== zinc ==
Design top_logic, start of the top module:
module top_logic(  
		clk,
		rst,
		frz,
		level,
		Dout,
		vsync,
		hsync,
		VGA_R,
		VGA_G,
		VGA_B,
		BTNU,
		BTND,
		BTNL,
		BTNR,
        seven_seg,
        sel,
        pattern_select,
         I_spi_miso,
         O_spi_sck,
         O_spi_cs,
         O_spi_mosi
);
	input clk;
    input rst;
    input frz;
    input [4:0]level;
    input Dout;
    output vsync;
    output hsync;
    output [3:0] VGA_R;
    output [3:0] VGA_G;
    output [3:0] VGA_B;
    input BTNU;
    input BTND;
    input BTNR;
    input BTNL;
    output [7:0]seven_seg;
    output [7:0] sel;
    wire left;
    wire right;
    wire up;
    wire down;
    assign left=BTNL;
    assign right=BTNR;
    assign up=BTNU;
    assign down=BTND;
    input    I_spi_miso;  
    output  wire         O_spi_sck;  
    output  wire         O_spi_cs  ;  
    output  wire         O_spi_mosi ;    
    input pattern_select;
    wire [3:0]spi_x_out;
    wire [3:0]spi_y_out;
    wire [15:0]score;
    wire over;
   spi_control spi(
                .clk(clk),
                .I_rst_n(!rst),
                .I_tx_en(1'b1),
                .rst(rst),
                .spi_x_out(spi_x_out),
  ...
For scale: about 300 flip-flops, roughly 48 I/O pins, roughly 0.11 mm2 of cells after synthesis.
Settings: LEC_CHECK=0, CAP_MARGIN=35, CORE_MARGIN=9, CORE_UTILIZATION=16, GPL_TIMING_DRIVEN=1, HOLD_SLACK_MARGIN=-0.06, MIN_ROUTING_LAYER=met1, PLACE_DENSITY=0.46, SETUP_SLACK_MARGIN=0.99, SLEW_MARGIN=20, TNS_END_PERCENT=55; clock period 13.6 ns.
run.sh (not shown) runs the stock make flow with config.mk's settings and CLKGATE_MAP_FILE=.
Status zinc: flow complete, layout not clean - negative setup slack
Edits applied to the flow inputs when going from zinc to amber:
# zinc
export LEC_CHECK = 0
export CAP_MARGIN = 35
export CORE_MARGIN = 9
export CORE_UTILIZATION = 16
export GPL_TIMING_DRIVEN = 1
export HOLD_SLACK_MARGIN = -0.06
export MIN_ROUTING_LAYER = met1
export PLACE_DENSITY = 0.46
export SETUP_SLACK_MARGIN = 0.99
export SLEW_MARGIN = 20
export TNS_END_PERCENT = 55
create_clock -name core_clock -period 13.6 [get_ports {clk}]
# amber
export LEC_CHECK = 0
export ABC_AREA = 1
export CAP_MARGIN = 5
export CORE_ASPECT_RATIO = 0.56
export CORE_MARGIN = 2
export CORE_UTILIZATION = 66
export SLEW_MARGIN = 20
export TNS_END_PERCENT = 5
create_clock -name core_clock -period 9.17 [get_ports {clk}]
amber: complete, dirty (negative setup slack)
Per the comparison of amber with zinc, total negative slack for setup checks shrank by 80520 ps; arithmetic-cell share of the synthesized area counting full adders, half adders and majority gates went down 2.6 points; wire length of the first global-routing pass up 28%; sequential share of layout area went down by 0.31 points.
amber and zinc ended up with nearly the same maximum cell stage delay along the critical path.
Edits applied to the flow inputs when going from amber to maple:
# amber
export LEC_CHECK = 0
export ABC_AREA = 1
export CAP_MARGIN = 5
export CORE_ASPECT_RATIO = 0.56
export CORE_MARGIN = 2
export CORE_UTILIZATION = 66
export SLEW_MARGIN = 20
export TNS_END_PERCENT = 5
create_clock -name core_clock -period 9.17 [get_ports {clk}]
# maple
export LEC_CHECK = 0
export CAP_MARGIN = 20
export CORE_MARGIN = 2
export CORE_UTILIZATION = 40
export SLEW_MARGIN = 20
create_clock -name core_clock -period 16.9 [get_ports {clk}]
Findings:
- maple: area fraction in compound gates 0.95 points above amber
- The slowest stage cell on the critical path comes out sky130_fd_sc_hd__fa_1 in one run and sky130_fd_sc_hd__fa_2 in the other, namely in maple and amber respectively.
- Comparing maple and amber, the higher highest fanout seen on the critical path was measured on maple.
- Changes observed in maple relative to amber: sequential share of layout area up 0.76 points, wire length per cell down 21%, wire length on met3 down about 80%.
- Re via count: amber was higher than maple.
- Compared with amber, maple instantiates a smaller number of standard cells.
- maple: all stages complete, timing, DRC and antenna checks passed
--- input diff maple..garnet ---
# maple
export LEC_CHECK = 0
export CAP_MARGIN = 20
export CORE_MARGIN = 2
export CORE_UTILIZATION = 40
export SLEW_MARGIN = 20
create_clock -name core_clock -period 16.9 [get_ports {clk}]
# garnet
export LEC_CHECK = 0
export CAP_MARGIN = 20
export CORE_MARGIN = 2
export CORE_UTILIZATION = 59
export CTS_CLUSTER_SIZE = 97
export SLEW_MARGIN = 20
create_clock -name core_clock -period 12.8 [get_ports {clk}]
From the logs: garnet reached the end of the flow and failed the layout checks with negative setup slack. Taking maple as the reference, in garnet sum of met2 wire segment lengths after detailed routing saw an increase; number of buffers inserted to repair setup after CTS now larger. The met2 track utilization from global routing reported for garnet is greater than that of maple by 22 points. Looking at worst setup slack across both flows, garnet is the weaker of the two, with maple ahead. On share of cell area taken by flip-flops and latches, maple and garnet are basically level. Looking only at depth of the critical timing path with buffers and inverters included, and setting everything else aside, the higher value of maple and garnet goes to maple. Compare maple and garnet | part of the cycle the worst path needs lower: maple. garnet reports a lower first-iteration DRC count than maple does. Diff maple -> garnet: non-clock buffer count +260%; remaining global-route overflow ~0 delta.
